==> flow/design.v <==
module adc_interface (
    input wire clk,
    input wire rst_n,
    input wire [11:0] adc_data,
    input wire adc_valid,
    output reg [11:0] voltage_fb,
    output reg data_ready
);
    always @(posedge clk or negedge rst_n) begin
        if (!rst_n) begin
            voltage_fb <= 12'd0;
            data_ready <= 1'b0;
        end else begin
            if (adc_valid) begin
                voltage_fb <= adc_data;
                data_ready <= 1'b1;
            end else begin
                data_ready <= 1'b0;
            end
        end
    end
endmodule
module pid_controller #(
    parameter DATA_WIDTH = 12,
    parameter KP = 16'd100,
    parameter KI = 16'd10,
    parameter KD = 16'd5,
    parameter SETPOINT = 12'd2048
)(
    input wire clk,
    input wire rst_n,
    input wire [DATA_WIDTH-1:0] feedback,
    input wire fb_valid,
    output reg [9:0] control_out,
    output reg out_valid
);
    reg signed [DATA_WIDTH:0] error;
    reg signed [DATA_WIDTH:0] prev_error;
    reg signed [31:0] integral;
    reg signed [DATA_WIDTH:0] derivative;
    reg signed [31:0] p_term, i_term, d_term;
    reg signed [31:0] pid_sum;
    always @(posedge clk or negedge rst_n) begin
        if (!rst_n) begin
            error <= 0;
            prev_error <= 0;
            integral <= 0;
            derivative <= 0;
            p_term <= 0;
            i_term <= 0;
            d_term <= 0;
            pid_sum <= 0;
            control_out <= 10'd512;
            out_valid <= 1'b0;
        end else if (fb_valid) begin
            error <= SETPOINT - feedback;
            prev_error <= error;
            if (integral + error > 32'sd100000)
                integral <= 32'sd100000;
            else if (integral + error < -32'sd100000)
                integral <= -32'sd100000;
            else
                integral <= integral + error;
            derivative <= error - prev_error;
            p_term <= ($signed({16'd0, KP}) * error) >>> 8;
            i_term <= ($signed({16'd0, KI}) * integral) >>> 16;
            d_term <= ($signed({16'd0, KD}) * derivative) >>> 8;
            pid_sum <= p_term + i_term + d_term + 32'sd512;
            if (pid_sum > 32'sd1023)
                control_out <= 10'd1023;
            else if (pid_sum < 32'sd0)
                control_out <= 10'd0;
            else
                control_out <= pid_sum[9:0];
            out_valid <= 1'b1;
        end else begin
            out_valid <= 1'b0;
        end
    end
endmodule
module pwm_generator #(
    parameter CLK_FREQ = 100_000_000,
    parameter PWM_FREQ = 100_000,
    parameter PWM_RESOLUTION = 10
)(
    input wire clk,
    input wire rst_n,
    input wire [PWM_RESOLUTION-1:0] duty_cycle,
    output reg pwm_out
);
    localparam COUNTER_MAX = CLK_FREQ / PWM_FREQ;
    reg [$clog2(COUNTER_MAX)-1:0] counter;
    reg [PWM_RESOLUTION-1:0] duty_reg;
    reg [PWM_RESOLUTION-1:0] compare_val;
    always @(posedge clk or negedge rst_n) begin
        if (!rst_n) begin
            counter <= 0;
            duty_reg <= 0;
            compare_val <= 0;
            pwm_out <= 1'b0;
        end else begin
            if (counter < COUNTER_MAX - 1) begin
                counter <= counter + 1;
            end else begin
                counter <= 0;
                duty_reg <= duty_cycle;
            end
            compare_val <= (duty_reg * COUNTER_MAX) >> PWM_RESOLUTION;
            pwm_out <= (counter < compare_val) ? 1'b1 : 1'b0;
        end
    end
endmodule
module buck_converter_top #(
    parameter CLK_FREQ = 100_000_000,
    parameter PWM_FREQ = 100_000,
    parameter V_REF = 12'd2048,
    parameter KP = 16'd100,
    parameter KI = 16'd10,
    parameter KD = 16'd5
)(
    input wire clk,
    input wire rst_n,
    input wire [11:0] adc_data,
    input wire adc_valid,
    output wire pwm_out,
    output wire [11:0] voltage_monitor,
    output wire [9:0] duty_cycle_monitor
);
    wire [11:0] voltage_fb;
    wire adc_ready;
    wire [9:0] duty_cycle;
    wire pid_valid;
    adc_interface adc_if (
        .clk(clk),
        .rst_n(rst_n),
        .adc_data(adc_data),
        .adc_valid(adc_valid),
        .voltage_fb(voltage_fb),
        .data_ready(adc_ready)
    );
    pid_controller #(
        .DATA_WIDTH(12),
        .KP(KP),
        .KI(KI),
        .KD(KD),
        .SETPOINT(V_REF)
    ) pid_ctrl (
        .clk(clk),
        .rst_n(rst_n),
        .feedback(voltage_fb),
        .fb_valid(adc_ready),
        .control_out(duty_cycle),
        .out_valid(pid_valid)
    );
    pwm_generator #(
        .CLK_FREQ(CLK_FREQ),
        .PWM_FREQ(PWM_FREQ),
        .PWM_RESOLUTION(10)
    ) pwm_gen (
        .clk(clk),
        .rst_n(rst_n),
        .duty_cycle(duty_cycle),
        .pwm_out(pwm_out)
    );
    assign voltage_monitor = voltage_fb;
    assign duty_cycle_monitor = duty_cycle;
endmodule
make LEC_CHECK=0 CAP_MARGIN=5 CELL_PAD_IN_SITES_DETAIL_PLACEMENT=1 CELL_PAD_IN_SITES_GLOBAL_PLACEMENT=1 CORE_MARGIN=2 CORE_UTILIZATION=40 CTS_CLUSTER_DIAMETER=197 CTS_CLUSTER_SIZE=97 GPL_ROUTABILITY_DRIVEN=1 HOLD_SLACK_MARGIN=-0.05 MAX_ROUTING_LAYER=met5 SLEW_MARGIN=30 TNS_END_PERCENT=10 finish   # period 3.88 ns
run.sh (not shown) runs the stock make flow with config.mk's settings and CLKGATE_MAP_FILE=.
The starting point finished with setup timing left.
Change:
Settings changed: CAP_MARGIN 5 to 20, CELL_PAD_IN_SITES_DETAIL_PLACEMENT 1 to default, CELL_PAD_IN_SITES_GLOBAL_PLACEMENT 1 to default, CORE_UTILIZATION 40 to 66, CTS_CLUSTER_DIAMETER 197 to default, CTS_CLUSTER_SIZE 97 to default, GPL_ROUTABILITY_DRIVEN 1 to default, HOLD_SLACK_MARGIN -0.05 to default, MAX_ROUTING_LAYER met5 to default, SLEW_MARGIN 30 to 20, TNS_END_PERCENT 10 to default.
Clock period 3.88 ns to 6.17 ns, I/O delays scaled along.
Outcome: Now the flow went through all stages and came out clean. Routed wire length drops by 22%. Flip-flop count stays the same. Maximum frequency came out lower by about 14%. Setup slack gains 1.6 ns.

---

v49:
Starts from the design.v that is shown in full above.
clock: 4.02 ns
lec_check: 0
abc_area: 1
cap_margin: 20
core_margin: 2
core_utilization: 72
cts_cluster_diameter: 33
setup_slack_margin: 0.46
slew_margin: 20
v49 had finished all stages when the layout checks came back failing, citing setup timing.
What v40 does differently from v49 at the input level:
Settings: clearing SETUP_SLACK_MARGIN, which used to be 0.46; clearing CTS_CLUSTER_DIAMETER, which used to be 33; putting CORE_ASPECT_RATIO at 0.69 where nothing was set; putting PLACE_DENSITY at 0.42 where nothing was set; swapping 4.02 for 3.97 in the clock period (ns, I/O delays scaled along).
==> comparison <==
- The routed wire length in v40 is 1.17 times that in v49.
- v49 has higher worst setup slack than v40.
- v40 vs. v49: global-route usage picked up an extra 5.3 points.
- In v40 the implementation completed, yet the final layout does not meet the checks, the culprit being setup timing.
The following lists how v9 was set up differently from v40:
Settings: PLACE_DENSITY: 0.42 -> unset; CORE_ASPECT_RATIO: 0.69 -> unset; ABC_AREA: 1 -> unset; CORE_UTILIZATION: 72 -> 65; the clock period (ns, I/O delays scaled along): 3.97 -> 4.65.
--- outcome ---
v9: done, clean on timing, DRC and antenna. Delta (v9 minus v40): total negative slack for setup checks now sits higher, time the worst path needs with I/O delays and setup now sits higher. Status: clock skew parity (v9, v40). First-pass GRT wire length: v9 better than v40. v40 → v9: count of final hold-check violations closely matched the old numbers. Path class of the lowest-slack min-delay path: input port to asynchronous set/reset pin -> v40, flip-flop to flip-flop -> v9.

---

Setup of exp/ember:
// buck_converter_top: RTL as listed in full above, without the edits since
clock: 10.0 ns
lec_check: 0
cap_margin: 20
core_margin: 2
core_utilization: 40
gpl_routability_driven: 0
hold_slack_margin: -0.05
max_routing_layer: met4
slew_margin: 30
tns_end_percent: 75
> inputs changed (exp/ember -> exp/juniper)
Settings: an added CTS_CLUSTER_DIAMETER of 390; an added CELL_PAD_IN_SITES_DETAIL_PLACEMENT of 2; a change of TNS_END_PERCENT from 75 to 10; a change of SLEW_MARGIN from 30 to 25; an added CELL_PAD_IN_SITES_GLOBAL_PLACEMENT of 3; a change of CAP_MARGIN from 20 to 5; an added CTS_CLUSTER_SIZE of 66.
[summary]
Compared exp/juniper against exp/ember; number of sinks driven by the clock tree within noise. Between exp/juniper and exp/ember, the difference in fraction of cell area in non-clock buffers is negligible. exp/juniper has less setup slack than exp/ember. exp/juniper vs exp/ember, total of clock buffers placed in the layout went up by 2. Final tally of hold violations: exp/ember vs exp/juniper, no meaningful difference. Utilization of exp/juniper is on par with exp/ember. As far as final instance area is concerned, exp/juniper and exp/ember perform about the same. In the metrics for exp/juniper and exp/ember, the one carrying the lower synthesis-to-layout area growth is exp/juniper. exp/juniper: total wire length after detailed routing about 30% above exp/ember. Wire length on met1, exp/juniper vs exp/ember: up by more than 10%.
Here is what was changed in the inputs of exp/lagoon compared with exp/juniper.
Settings: clearing MAX_ROUTING_LAYER, which used to be met4; swapping 25 for 20 in SLEW_MARGIN; putting PLACE_DENSITY at 0.35 where nothing was set; swapping 390 for 224 in CTS_CLUSTER_DIAMETER; clearing CELL_PAD_IN_SITES_DETAIL_PLACEMENT, which used to be 2; swapping 66 for 98 in CTS_CLUSTER_SIZE; clearing CELL_PAD_IN_SITES_GLOBAL_PLACEMENT, which used to be 3; swapping 5 for 20 in CAP_MARGIN; clearing HOLD_SLACK_MARGIN, which used to be -0.05; clearing GPL_ROUTABILITY_DRIVEN, which used to be 0.
When exp/lagoon is set beside exp/juniper, its met2 global-route usage turns out to be 4.0 points smaller.
[compare] base=exp/juniper new=exp/lagoon: share of the final layout cell area in sequential cells did not really move, data-path buffer share of cell area in the final layout stayed essentially flat.
What exp/xenon does differently from exp/lagoon at the input level:
Settings: swapping 224 for 399 in CTS_CLUSTER_DIAMETER; clearing PLACE_DENSITY, which used to be 0.35; swapping 98 for 100 in CTS_CLUSTER_SIZE; swapping 10 for 20 in TNS_END_PERCENT.
==> comparison <==
exp/xenon: done, clean on timing, DRC and antenna
Delta (exp/xenon minus exp/lagoon): final-layout fill cell count down 94; post-route cell area flat.

---

Starts from the design.v that is shown in full above.
clock: 4.89 ns
lec_check: 0
cap_margin: 20
core_margin: 2
core_utilization: 40
slew_margin: 20
The starting point went through all stages and came out clean.
Change:
Settings changed: CORE_UTILIZATION 40 to 72, PLACE_DENSITY set to 0.42.
Clock period 4.89 ns to 3.97 ns, I/O delays scaled along.
After rerunning:
- This time the run finished but failed the layout checks on negative setup slack
- cell count fell by 3.1%
- via count grows by 18%
- first-iteration DRC count went up by 130%
- sequential cell count is unchanged
- non-clock buffer count climbs by 169
- global-route usage came out higher by 17 points
- design area goes up by 11%
- utilization rises by 44 points
- routed wire length came out higher by 33%

---

## try-delta
RTL: the design.v shown in full above, as it stands there.
make LEC_CHECK=0 ABC_AREA=1 CAP_MARGIN=5 CELL_PAD_IN_SITES_GLOBAL_PLACEMENT=3 CORE_ASPECT_RATIO=0.92 CORE_MARGIN=2 CORE_UTILIZATION=40 CTS_CLUSTER_DIAMETER=257 GPL_ROUTABILITY_DRIVEN=0 MAX_ROUTING_LAYER=met4 MIN_ROUTING_LAYER=met2 PLACE_DENSITY_LB_ADDON=0.1 SLEW_MARGIN=25 TNS_END_PERCENT=30 finish   # period 10.0 ns
try-delta: complete, dirty (design-rule violations)
## Diff of input files: try-pepper against try-delta
Settings: swapping 257 for 335 in CTS_CLUSTER_DIAMETER; swapping 25 for 5 in SLEW_MARGIN; clearing TNS_END_PERCENT, which used to be 30; clearing CORE_ASPECT_RATIO, which used to be 0.92; clearing MAX_ROUTING_LAYER, which used to be met4.
--- outcome ---
The flow did not stop early for try-pepper: all stages ran, and the layout cleared the timing, design-rule and antenna checks.
For try-delta, the cell with the largest stage delay on the worst path was sky130_fd_sc_hd__fa_1, unlike try-pepper, where it was sky130_fd_sc_hd__ha_1.
Relative to try-delta, final period utilization increased by 2.8 points in try-pepper.
try-pepper: critical path depth is 1 higher than what try-delta reported.
Changes observed in try-pepper relative to try-delta: largest net degree at the start of global routing now larger.
After synthesis and placement, the instance count of try-pepper is below that of try-delta.
In the tables for try-delta and try-pepper, design area reads higher with try-delta.
In try-pepper relative to try-delta, filler cell count had gone up slightly.
Input-level comparison between try-indigo and try-pepper:
Settings: clearing CTS_CLUSTER_DIAMETER, which used to be 335; swapping 5 for 15 in SLEW_MARGIN; clearing MIN_ROUTING_LAYER, which used to be met2; clearing GPL_ROUTABILITY_DRIVEN, which used to be 0; swapping 5 for 25 in CAP_MARGIN; clearing CELL_PAD_IN_SITES_GLOBAL_PLACEMENT, which used to be 3; clearing PLACE_DENSITY_LB_ADDON, which used to be 0.1.
## What came out
Changes observed in try-indigo relative to try-pepper: time the final worst path needs with I/O delays and setup decreased 0.25 ns; total half-perimeter wirelength after legalization and detailed placement dropped 10%; final design utilization rose by 0.16 points.
A launching instance or port of the critical path of pwm_gen.duty_reg[0] is what try-indigo shows, while pid_ctrl.error[12] belongs to try-pepper.
--- input diff try-indigo..try-maple ---
Settings: setting CTS_CLUSTER_SIZE to 98 for the first time; removing ABC_AREA (formerly 1); setting CTS_CLUSTER_DIAMETER to 393 for the first time; changing CAP_MARGIN from 25 to 20; changing SLEW_MARGIN from 15 to 20; setting SETUP_SLACK_MARGIN to -0.97 for the first time.
--- outcome ---
[compare] base=try-indigo new=try-maple: setup slack of the critical path after layout has decreased. Of the two values seen for timing startpoint of the critical path, pid_ctrl.error[12] was produced by try-maple and pwm_gen.duty_reg[0] by try-indigo. On met1 wire length: between try-indigo and try-maple, it ends up lower for try-maple. Summary of try-maple over try-indigo: count of clock-buffer cells in the layout shows an increase of 1, xor/xnor share of the synthesized area +2.9 points, wire length shows a reduction of 15%.
For try-cedar, these inputs were changed with respect to try-maple:
Settings: a deleted SETUP_SLACK_MARGIN that had been -0.97; an added TNS_END_PERCENT of 15; a change of CTS_CLUSTER_DIAMETER from 393 to 367.
### Flow results
- As far as global router's overall resource usage goes, try-maple and try-cedar are indistinguishable; the numbers are identical.
- As far as sum of overflow across all layers after global routing goes, try-cedar and try-maple are indistinguishable; the numbers are identical.
- [compare] base=try-maple new=try-cedar: number of non-clock buffers in the layout was more or less identical.
What try-umber does differently from try-cedar at the input level:
Settings: CTS_CLUSTER_SIZE: 98 -> 100; CTS_CLUSTER_DIAMETER: 367 -> 386; SETUP_SLACK_MARGIN: unset -> 2.65; TNS_END_PERCENT: 15 -> unset.
--- outcome ---
- As far as net count after synthesis goes, try-cedar and try-umber are indistinguishable; the numbers are identical.
- Diff try-cedar..try-umber | via count | unchanged
- try-umber -> try-cedar: area of combinational cells with multiple inputs delta 0, exact match
- try-cedar -> try-umber: multiplexer fraction of the synthesized cell area delta 0, exact match
- try-cedar → try-umber: number of antenna violations at the first check in global routing saw little to no change; global-route wire length before repair saw little to no change.

---

== v37 ==
Starts from the design.v that is shown in full above.
Settings: LEC_CHECK=0, CAP_MARGIN=10, CELL_PAD_IN_SITES_DETAIL_PLACEMENT=2, CELL_PAD_IN_SITES_GLOBAL_PLACEMENT=0, CORE_MARGIN=9, CORE_UTILIZATION=33, CTS_CLUSTER_DIAMETER=56, CTS_CLUSTER_SIZE=22, GPL_ROUTABILITY_DRIVEN=1, GPL_TIMING_DRIVEN=1, HOLD_SLACK_MARGIN=0.26, MAX_ROUTING_LAYER=met4, SETUP_SLACK_MARGIN=0.25, SLEW_MARGIN=40, TNS_END_PERCENT=10; clock period 8.13 ns.
Modified inputs, v2 compared to v37
Settings: CTS_CLUSTER_SIZE removed (was 22); HOLD_SLACK_MARGIN removed (was 0.26); MAX_ROUTING_LAYER changed from met4 to met5; CORE_MARGIN changed from 9 to 3; CELL_PAD_IN_SITES_DETAIL_PLACEMENT changed from 2 to 0; PLACE_DENSITY newly set to 0.67; CORE_UTILIZATION changed from 33 to 72; SLEW_MARGIN changed from 40 to 25; TNS_END_PERCENT removed (was 10); CAP_MARGIN changed from 10 to 20; the clock period (ns, I/O delays scaled along) changed from 8.13 to 4.42.
Via density per instance was higher in the run labelled v2. v2 vs. v37: total detailed-routing wirelength decreased 18 mm; final critical path time including I/O delays and setup saw a decrease.
The following lists how v58 was set up differently from v2:
Settings: CORE_UTILIZATION changed from 72 to 56; PLACE_DENSITY changed from 0.67 to 0.55; the clock period (ns, I/O delays scaled along) changed from 4.42 to 2.94.
## What came out
- v58: number of gates resized after cts higher than v2
- Taking v2 as the reference, in v58 post-detailed-routing wire length rose about 14%; number of cells traversed by the worst register-to-register path rose 1; count of non-CTS buffers in the layout rose 362.
- v58 vs v2: relative slew slack up in v58
- v58 ended up with a higher critical path depth than v2 did.
- Delta (v58 minus v2): count of clock-buffer cells in the layout has increased; number of logic inverters in the finished layout has remained practically unchanged; final area has increased; area added between synthesis and finish has increased.
- [flow] v58 | stages: complete | final checks: fail | reason: negative setup slack
Input-level comparison between v5 and v58:
Settings: SLEW_MARGIN now 40, was 25; CORE_UTILIZATION now 33, was 56; CORE_MARGIN now 10, was 3; PLACE_DENSITY no longer set, was 0.55.
[flow] v5 | stages: complete | final checks: fail | reason: negative setup slack. v5 against v58: setup slack higher, half-perimeter wire length after detailed placement barely changed, post-route minimum period decreased by 0.12 ns relative to the old numbers, count of inserted tapcells now larger. Taking v58 as the reference point, the design area of v5 falls by 1.2%. [compare] base=v58 new=v5: routed wire length went down by 11%; sequential cell count was more or less identical; post-layout net count went down by 21; sequential share of layout area went up by 0.22 points. met3 demand-to-capacity share in global routing came out lower on v5 than on v58.
